Setup of run A:
Design i16_biquad, start of the top module:
module i16_biquad(
    input CLK, RST,
    input unsigned [15:0] A,
    output signed [15:0] B,
    input signed [15:0] b_0,
    input signed [15:0] b_1,
    input signed [15:0] b_2,
    input signed [15:0] a_1,
    input signed [15:0] a_2
);
wire signed [17:0] feedback;
wire signed [31:0] P_b0;
wire signed [31:0] P_b1;
wire signed [31:0] P_b2;
wire signed [33:0] P_a1;
wire signed [33:0] P_a2;
wire signed [35:0] S_0;
wire signed [35:0] S_1;
wire signed [35:0] S_2;
wire signed [35:0] Z_0;
wire signed [35:0] Z_1;
i16_mul mul_b0(
    .A(A),
    .B(b_0),
    .P(P_b0)
);
i16_mul mul_b1(
    .A(A),
    .B(b_1),
    .P(P_b1)
);
i16_mul mul_b2(
    .A(A),
    .B(b_2),
    .P(P_b2)
);
i18_mul mul_a1(
    .A(feedback),
    .B_coef(a_1),
    .P(P_a1)
);
i18_mul mul_a2(
    .A(feedback),
    .B_coef(a_2),
    .P(P_a2)
);
i36_acc ACC_0(
    .A(P_a2),
    .B(P_b2),
    ._Z(36'sd0),
    .S(S_0)
);
i36_acc ACC_1(
    .A(P_a1),
    .B(P_b1),
    ._Z(Z_0),
    .S(S_1)
);
i36_acc ACC_2(
    .A(34'sd0),
    .B(P_b0),
    ._Z(Z_1),
    .S(S_2)
);
i36_delay DELAY_0(
    .CLK(CLK),
    .RST(RST),
    .STORE(S_0),
    .READ(Z_0)
);
i36_delay DELAY_1(
    .CLK(CLK),
    .RST(RST),
    .STORE(S_1),
    .READ(Z_1)
);
i36_trunc OUT(
    .A(S_2),
    .B(feedback),
    .B_sat(B)
);
endmodule
Size in the first run: ~6800 cells after synthesis, about 110 I/O pins, roughly 59000 um^2 of cells after synthesis.
clock: 16.0 ns
lec_check: 0
abc_area: 1
cap_margin: 20
core_margin: 2
core_utilization: 40
cts_cluster_diameter: 227
cts_cluster_size: 100
place_density_lb_addon: 0.3
slew_margin: 10
tns_end_percent: 35
run.sh (not shown) runs the stock make flow with config.mk's settings and CLKGATE_MAP_FILE=.
### run A -> run B
# run A
export LEC_CHECK = 0
export ABC_AREA = 1
export CAP_MARGIN = 20
export CORE_MARGIN = 2
export CORE_UTILIZATION = 40
export CTS_CLUSTER_DIAMETER = 227
export CTS_CLUSTER_SIZE = 100
export PLACE_DENSITY_LB_ADDON = 0.3
export SLEW_MARGIN = 10
export TNS_END_PERCENT = 35
create_clock -name core_clock -period 16.0 [get_ports {CLK}]
# run B
export LEC_CHECK = 0
export CAP_MARGIN = 20
export CORE_MARGIN = 2
export CORE_UTILIZATION = 72
export CTS_CLUSTER_DIAMETER = 27
export CTS_CLUSTER_SIZE = 25
export PLACE_DENSITY_LB_ADDON = 0.27
export SLEW_MARGIN = 20
create_clock -name core_clock -period 16.0 [get_ports {CLK}]
Results
No stage failed in run B, and the final checks on the layout all came back clean.
Of run A and run B, the lower number of combinational gates with multiple inputs belongs to run B.
Compared with run A, run B shows a final core area utilization that is 35 points higher.
Run B: wire length lower than run A
Delta (run B minus run A): total number of vias -1578; number of cells on the critical path +6; area of placed instances -about 2.5%.
Going from run A to run B, largest net degree at the start of global routing grows by 18.
#### Input delta (run C over run B)
# run B
export LEC_CHECK = 0
export CAP_MARGIN = 20
export CORE_MARGIN = 2
export CORE_UTILIZATION = 72
export CTS_CLUSTER_DIAMETER = 27
export CTS_CLUSTER_SIZE = 25
export PLACE_DENSITY_LB_ADDON = 0.27
export SLEW_MARGIN = 20
create_clock -name core_clock -period 16.0 [get_ports {CLK}]
# run C
export LEC_CHECK = 0
export CAP_MARGIN = 20
export CORE_MARGIN = 2
export CORE_UTILIZATION = 40
export SLEW_MARGIN = 20
create_clock -name core_clock -period 15.8 [get_ports {CLK}]
==> comparison <==
- fa_2 as the highest-delay cell along the critical path was reported by run C, and fa_1 by run B.
- Delta (run C minus run B): flip-flop count did not really move; number of setup buffers added after CTS went up; met2 wire length went up; number of inserted filler cells in the final layout went up; signed area change from the synthesized netlist to the final layout went up.
- Compared with run B, run C shows a lower global-route usage.
- Run comparison: run B start point of the critical path A[11]; run C start point of the critical path b_0[2]
- Cell total in the yosys stat output: run C vs run B identical
For run D, these inputs were changed with respect to run C:
# run C
export LEC_CHECK = 0
export CAP_MARGIN = 20
export CORE_MARGIN = 2
export CORE_UTILIZATION = 40
export SLEW_MARGIN = 20
create_clock -name core_clock -period 15.8 [get_ports {CLK}]
# run D
export LEC_CHECK = 0
export ABC_AREA = 1
export CAP_MARGIN = 20
export CORE_MARGIN = 2
export CORE_UTILIZATION = 71
export CTS_CLUSTER_DIAMETER = 373
export CTS_CLUSTER_SIZE = 100
export SETUP_SLACK_MARGIN = 0.77
export SLEW_MARGIN = 20
create_clock -name core_clock -period 5.8 [get_ports {CLK}]
- Final checks on run D, whose flow otherwise completed, came back failing, citing negative setup slack.
- Run D against run C: core utilization grew by 43 points, share of the clock period used by the worst path after layout now larger.
- Comparing run D and run C, the higher routed via count divided by cell count was measured on run D.
- Comparing wire length for run D and run C, the smaller number came from run C.
- NOTE via count run C->run D increased by more than a quarter
Input-level comparison between run E and run D:
# run D
export LEC_CHECK = 0
export ABC_AREA = 1
export CAP_MARGIN = 20
export CORE_MARGIN = 2
export CORE_UTILIZATION = 71
export CTS_CLUSTER_DIAMETER = 373
export CTS_CLUSTER_SIZE = 100
export SETUP_SLACK_MARGIN = 0.77
export SLEW_MARGIN = 20
create_clock -name core_clock -period 5.8 [get_ports {CLK}]
# run E
export LEC_CHECK = 0
export CAP_MARGIN = 20
export CORE_MARGIN = 2
export CORE_UTILIZATION = 72
export CTS_CLUSTER_SIZE = 33
export MAX_ROUTING_LAYER = met4
export PLACE_DENSITY = 0.64
export SLEW_MARGIN = 20
create_clock -name core_clock -period 13.6 [get_ports {CLK}]
[summary]
Run E vs run D on die size: run E is the lower one. Run E vs. run D: number of inserted diodes went down by 9. Run E: complete, dirty (negative setup slack).

The RTL this note starts from:
==> flow/design.v <==
module i16_mul(
    input signed [15:0] A,
    input signed [15:0] B,
    output signed [31:0] P
);
assign P = A * B;
endmodule
module i18_mul(
    input signed [17:0] A,
    input signed [15:0] B_coef,
    output signed [33:0] P
);
assign P = A * B_coef;
endmodule
module i36_acc(
    input signed [33:0] A,
    input signed [31:0] B,
    input signed [35:0] _Z,
    output signed [35:0] S
);
wire signed [35:0] A_ext = {{2{A[33]}}, A};
wire signed [35:0] B_ext = {{4{B[31]}}, B};
assign S = A_ext + B_ext + _Z;
endmodule
module i36_delay(
    input CLK,
    input RST,
    input signed [35:0] STORE,
    output reg signed [35:0] READ
);
always @ (posedge CLK, negedge RST) begin
    if (!RST) begin
        READ <= 0;
    end else begin
        READ <= STORE;
    end
end
endmodule
module i36_trunc(
    input signed [35:0] A,
    output reg signed [15:0] B_sat,
    output reg signed [17:0] B
);
wire signed [35:0] shifted_inter = (A >>> 14);
wire signed [21:0] shifted = shifted_inter[21:0];
always @(*) begin
    B = $signed(shifted[17:0]);
    if (shifted > 22'sd32767) B_sat = 16'sd32767;
    else if (shifted < -22'sd32768) B_sat = -16'sd32768;
    else B_sat = $signed(shifted[15:0]);
end
endmodule
module i16_biquad(
    input CLK, RST,
    input unsigned [15:0] A,
    output signed [15:0] B,
    input signed [15:0] b_0,
    input signed [15:0] b_1,
    input signed [15:0] b_2,
    input signed [15:0] a_1,
    input signed [15:0] a_2
);
wire signed [17:0] feedback;
wire signed [31:0] P_b0;
wire signed [31:0] P_b1;
wire signed [31:0] P_b2;
wire signed [33:0] P_a1;
wire signed [33:0] P_a2;
wire signed [35:0] S_0;
wire signed [35:0] S_1;
wire signed [35:0] S_2;
wire signed [35:0] Z_0;
wire signed [35:0] Z_1;
i16_mul mul_b0(
    .A(A),
    .B(b_0),
    .P(P_b0)
);
i16_mul mul_b1(
    .A(A),
    .B(b_1),
    .P(P_b1)
);
i16_mul mul_b2(
    .A(A),
    .B(b_2),
    .P(P_b2)
);
i18_mul mul_a1(
    .A(feedback),
    .B_coef(a_1),
    .P(P_a1)
);
i18_mul mul_a2(
    .A(feedback),
    .B_coef(a_2),
    .P(P_a2)
);
i36_acc ACC_0(
    .A(P_a2),
    .B(P_b2),
    ._Z(36'sd0),
    .S(S_0)
);
i36_acc ACC_1(
    .A(P_a1),
    .B(P_b1),
    ._Z(Z_0),
    .S(S_1)
);
i36_acc ACC_2(
    .A(34'sd0),
    .B(P_b0),
    ._Z(Z_1),
    .S(S_2)
);
i36_delay DELAY_0(
    .CLK(CLK),
    .RST(RST),
    .STORE(S_0),
    .READ(Z_0)
);
i36_delay DELAY_1(
    .CLK(CLK),
    .RST(RST),
    .STORE(S_1),
    .READ(Z_1)
);
i36_trunc OUT(
    .A(S_2),
    .B(feedback),
    .B_sat(B)
);
endmodule
make LEC_CHECK=0 ABC_AREA=1 CAP_MARGIN=20 CELL_PAD_IN_SITES_DETAIL_PLACEMENT=2 CELL_PAD_IN_SITES_GLOBAL_PLACEMENT=2 CORE_ASPECT_RATIO=1.1 CORE_MARGIN=7 CORE_UTILIZATION=68 CTS_CLUSTER_DIAMETER=46 GPL_ROUTABILITY_DRIVEN=1 GPL_TIMING_DRIVEN=0 MIN_ROUTING_LAYER=met2 PLACE_DENSITY_LB_ADDON=0.06 SETUP_SLACK_MARGIN=0.36 SLEW_MARGIN=20 TNS_END_PERCENT=5 finish   # period 22.4 ns
The first run aborted during global placement without I/O (FLW-0024).
Then changed:
- ABC_AREA: 1 -> not set
- CELL_PAD_IN_SITES_DETAIL_PLACEMENT: 2 -> not set
- CELL_PAD_IN_SITES_GLOBAL_PLACEMENT: 2 -> not set
- CORE_ASPECT_RATIO: 1.1 -> not set
- CORE_MARGIN: 7 -> 2
- CORE_UTILIZATION: 68 -> 40
- CTS_CLUSTER_DIAMETER: 46 -> not set
- GPL_ROUTABILITY_DRIVEN: 1 -> not set
- GPL_TIMING_DRIVEN: 0 -> not set
- MIN_ROUTING_LAYER: met2 -> not set
- PLACE_DENSITY_LB_ADDON: 0.06 -> not set
- SETUP_SLACK_MARGIN: 0.36 -> not set
- TNS_END_PERCENT: 5 -> not set
- clock period: 22.4 -> 16.0 ns (I/O delays scaled with it)
The changed run completed without violations.
Synthesized area shrinks by 1.8%.
Synthesized cell count shrinks by 12%.
Die area grows by 55%.
Then changed:
- ABC_AREA: not set -> 1
- CORE_ASPECT_RATIO: not set -> 0.5
- CTS_CLUSTER_DIAMETER: not set -> 227
- CTS_CLUSTER_SIZE: not set -> 100
- PLACE_DENSITY_LB_ADDON: not set -> 0.3
- SETUP_SLACK_MARGIN: not set -> -1.44
- SLEW_MARGIN: 20 -> 10
- TNS_END_PERCENT: not set -> 35
Flip-flop count does not change; final area is lower by 3.4%; synthesized area is higher by 1.9%; core utilization is lower by 2.3 points.
Then changed:
- ABC_AREA: 1 -> 0
- CTS_CLUSTER_DIAMETER: 227 -> 393
- SETUP_SLACK_MARGIN: -1.44 -> not set
Result: The new run produced a clean layout. Final cell count decreases by 7.9%. Register-to-register slack is worse by 0.34 ns. Clock skew drops by 0.0046 ns. Routed wire length drops by 13%. Non-clock buffer count grows by 168. Area after synthesis decreases by 1.8%. Die size decreases by 1.8%. Worst hold slack degrades by 0.064 ns. Maximum frequency stays flat.
Then changed:
- ABC_AREA: 0 -> not set
- CORE_ASPECT_RATIO: 0.5 -> not set
- CORE_UTILIZATION: 40 -> 72
- CTS_CLUSTER_DIAMETER: 393 -> 27
- CTS_CLUSTER_SIZE: 100 -> 25
- PLACE_DENSITY_LB_ADDON: 0.3 -> 0.25
- SLEW_MARGIN: 10 -> 20
- TNS_END_PERCENT: 35 -> not set
After rerunning:
- global-route usage increases by 16 points
- setup slack got worse by 0.13 ns
- count of clock-buffer cells in the layout grows by 2
- sequential share of layout area is about the same
- non-clock buffer count falls by 86
- final area fell by 2.6%
- hold slack is worse by 0.030 ns

nickel:
RTL: the design.v shown in full above, as it stands there.
==> flow/config.mk <==
export PLATFORM = sky130hd
export DESIGN_NAME = i16_biquad
export DESIGN_NICKNAME = i16_biquad
export VERILOG_FILES = /design/flow/design.v
export SDC_FILE = /design/flow/constraint.sdc
export NUM_CORES = 4
export LEC_CHECK = 0
export ABC_AREA = 0
export CAP_MARGIN = 20
export CORE_ASPECT_RATIO = 0.94
export CORE_MARGIN = 2
export CORE_UTILIZATION = 72
export CTS_CLUSTER_SIZE = 76
export GPL_ROUTABILITY_DRIVEN = 1
export GPL_TIMING_DRIVEN = 1
export HOLD_SLACK_MARGIN = -0.08
export PLACE_DENSITY = 0.66
export SETUP_SLACK_MARGIN = 0.36
export SLEW_MARGIN = 20
export TNS_END_PERCENT = 80
==> flow/constraint.sdc <==
create_clock -name core_clock -period 11.1 [get_ports {CLK}]
set_input_delay 2.2200 -clock core_clock [delete_from_list [all_inputs] [get_ports {CLK}]]
set_output_delay 2.2200 -clock core_clock [all_outputs]
set_load 0.01 [all_outputs]
nickel finished every stage; the final checks, however, were not passed, the failures being setup timing.
> inputs changed (nickel -> harbor)
Settings: ABC_AREA: 0 -> 1; HOLD_SLACK_MARGIN: -0.08 -> 0.26.
==> comparison <==
nickel ended up with DELAY_1.READ[33] as its endpoint of the worst setup timing path; harbor ended up with DELAY_1.READ[30]. Cmp nickel and harbor / cell area after layout / higher: harbor. Layout checks on harbor: not met. Flow itself completed; violations: setup timing. When harbor is measured against nickel, its well-tap cell count turns out 0.93% higher. Share of the clock period used by the worst path on harbor is down relative to nickel.
Here is what was changed in the inputs of zinc compared with harbor.
Settings: removing SETUP_SLACK_MARGIN (formerly 0.36); removing TNS_END_PERCENT (formerly 80); removing HOLD_SLACK_MARGIN (formerly 0.26); removing GPL_ROUTABILITY_DRIVEN (formerly 1); removing GPL_TIMING_DRIVEN (formerly 1); removing PLACE_DENSITY (formerly 0.66); removing CORE_ASPECT_RATIO (formerly 0.94); removing CTS_CLUSTER_SIZE (formerly 76); changing CORE_UTILIZATION from 72 to 28; removing ABC_AREA (formerly 1); changing the clock period (ns, I/O delays scaled along) from 11.1 to 17.1.
==> results <==
zinc went all the way through the flow, and no timing, DRC or antenna check failed. From harbor to zinc the numbers moved as follows: synthesized cell count went down by about 12%, fraction of area in non-clock buffers now smaller, sequential share of layout area went up 0.38 points, hold slack barely changed. Against harbor, zinc reports a width of the die that is higher. The insertion delay of the later-clocked pin in the worst-skew pair number comes out lower for zinc vs harbor.

## exp/amber
RTL: the design.v shown in full above, as it stands there.
clock: 23.7 ns
lec_check: 0
abc_area: 0
cap_margin: 20
cell_pad_in_sites_detail_placement: 2
cell_pad_in_sites_global_placement: 0
core_aspect_ratio: 0.94
core_margin: 7
core_utilization: 68
cts_cluster_diameter: 150
gpl_routability_driven: 1
gpl_timing_driven: 0
min_routing_layer: met2
place_density_lb_addon: 0.06
setup_slack_margin: 0.36
slew_margin: 20
tns_end_percent: 100
exp/amber never completed, since it errored out during 3_5_place_dp.
Setup changes, exp/amber to exp/sierra
# exp/amber
export LEC_CHECK = 0
export ABC_AREA = 0
export CAP_MARGIN = 20
export CELL_PAD_IN_SITES_DETAIL_PLACEMENT = 2
export CELL_PAD_IN_SITES_GLOBAL_PLACEMENT = 0
export CORE_ASPECT_RATIO = 0.94
export CORE_MARGIN = 7
export CORE_UTILIZATION = 68
export CTS_CLUSTER_DIAMETER = 150
export GPL_ROUTABILITY_DRIVEN = 1
export GPL_TIMING_DRIVEN = 0
export MIN_ROUTING_LAYER = met2
export PLACE_DENSITY_LB_ADDON = 0.06
export SETUP_SLACK_MARGIN = 0.36
export SLEW_MARGIN = 20
export TNS_END_PERCENT = 100
create_clock -name core_clock -period 23.7 [get_ports {CLK}]
# exp/sierra
export LEC_CHECK = 0
export CAP_MARGIN = 20
export CELL_PAD_IN_SITES_DETAIL_PLACEMENT = 2
export CELL_PAD_IN_SITES_GLOBAL_PLACEMENT = 1
export CORE_ASPECT_RATIO = 0.94
export CORE_MARGIN = 7
export CORE_UTILIZATION = 18
export GPL_ROUTABILITY_DRIVEN = 1
export GPL_TIMING_DRIVEN = 1
export HOLD_SLACK_MARGIN = 0.26
export PLACE_DENSITY_LB_ADDON = 0.06
export SETUP_SLACK_MARGIN = 0.36
export SLEW_MARGIN = 20
export TNS_END_PERCENT = 65
create_clock -name core_clock -period 23.7 [get_ports {CLK}]
Results
- Number of buffers added on ports: exp/sierra and exp/amber compared, lower one is exp/amber
- exp/amber -> exp/sierra: last weighted congestion value of the routability-driven placer decreased by more than a quarter
- exp/sierra falls short of exp/amber in die size.
- In summary, exp/sierra completed successfully, with a layout that passed the timing, design-rule and antenna checks.
- exp/sierra against exp/amber: standard-cell row count grew by 97; die boundary height grew by 90%.
diff inputs: exp/sierra => exp/juniper
# exp/sierra
export LEC_CHECK = 0
export CAP_MARGIN = 20
export CELL_PAD_IN_SITES_DETAIL_PLACEMENT = 2
export CELL_PAD_IN_SITES_GLOBAL_PLACEMENT = 1
export CORE_ASPECT_RATIO = 0.94
export CORE_MARGIN = 7
export CORE_UTILIZATION = 18
export GPL_ROUTABILITY_DRIVEN = 1
export GPL_TIMING_DRIVEN = 1
export HOLD_SLACK_MARGIN = 0.26
export PLACE_DENSITY_LB_ADDON = 0.06
export SETUP_SLACK_MARGIN = 0.36
export SLEW_MARGIN = 20
export TNS_END_PERCENT = 65
create_clock -name core_clock -period 23.7 [get_ports {CLK}]
# exp/juniper
export LEC_CHECK = 0
export ABC_AREA = 0
export CAP_MARGIN = 5
export CORE_ASPECT_RATIO = 0.94
export CORE_MARGIN = 7
export CORE_UTILIZATION = 40
export CTS_CLUSTER_DIAMETER = 317
export CTS_CLUSTER_SIZE = 98
export GPL_ROUTABILITY_DRIVEN = 1
export GPL_TIMING_DRIVEN = 1
export HOLD_SLACK_MARGIN = 0.26
export PLACE_DENSITY = 0.8
export SETUP_SLACK_MARGIN = -1.58
export SLEW_MARGIN = 20
export TNS_END_PERCENT = 5
create_clock -name core_clock -period 23.7 [get_ports {CLK}]
==> results <==
- Compared with exp/sierra, exp/juniper ends up with a smaller final cell area.
- Register-to-register slack improves in exp/juniper relative to exp/sierra.
- Compared with exp/sierra, in exp/juniper number of placement rows saw a decrease; worst hold slack saw an increase; detailed-route wire length fell 78 mm.
- Changes observed in exp/juniper relative to exp/sierra: first-pass GRT wire length went down by 98 mm, placement-stage cell area fell 3500 sq um.
> inputs changed (exp/juniper -> exp/garnet)
# exp/juniper
export LEC_CHECK = 0
export ABC_AREA = 0
export CAP_MARGIN = 5
export CORE_ASPECT_RATIO = 0.94
export CORE_MARGIN = 7
export CORE_UTILIZATION = 40
export CTS_CLUSTER_DIAMETER = 317
export CTS_CLUSTER_SIZE = 98
export GPL_ROUTABILITY_DRIVEN = 1
export GPL_TIMING_DRIVEN = 1
export HOLD_SLACK_MARGIN = 0.26
export PLACE_DENSITY = 0.8
export SETUP_SLACK_MARGIN = -1.58
export SLEW_MARGIN = 20
export TNS_END_PERCENT = 5
create_clock -name core_clock -period 23.7 [get_ports {CLK}]
# exp/garnet
export LEC_CHECK = 0
export ABC_AREA = 1
export CAP_MARGIN = 5
export CORE_ASPECT_RATIO = 0.94
export CORE_MARGIN = 7
export CORE_UTILIZATION = 56
export CTS_CLUSTER_DIAMETER = 317
export CTS_CLUSTER_SIZE = 98
export GPL_ROUTABILITY_DRIVEN = 1
export GPL_TIMING_DRIVEN = 1
export HOLD_SLACK_MARGIN = 0.26
export PLACE_DENSITY_LB_ADDON = 0.06
export SETUP_SLACK_MARGIN = -1.58
export SLEW_MARGIN = 20
export TNS_END_PERCENT = 5
create_clock -name core_clock -period 23.7 [get_ports {CLK}]
Going from exp/juniper to exp/garnet, worst hold margin decreased 77 ps. Of the two values seen for highest-delay cell along the critical path, clkdlybuf4s50_1 was produced by exp/garnet and fa_1 by exp/juniper. Measured against each other, exp/juniper and exp/garnet differ in worst setup slack, the lower figure coming from exp/juniper. In the reports for exp/juniper and exp/garnet, the smaller vertical extent of the die belongs to exp/garnet.
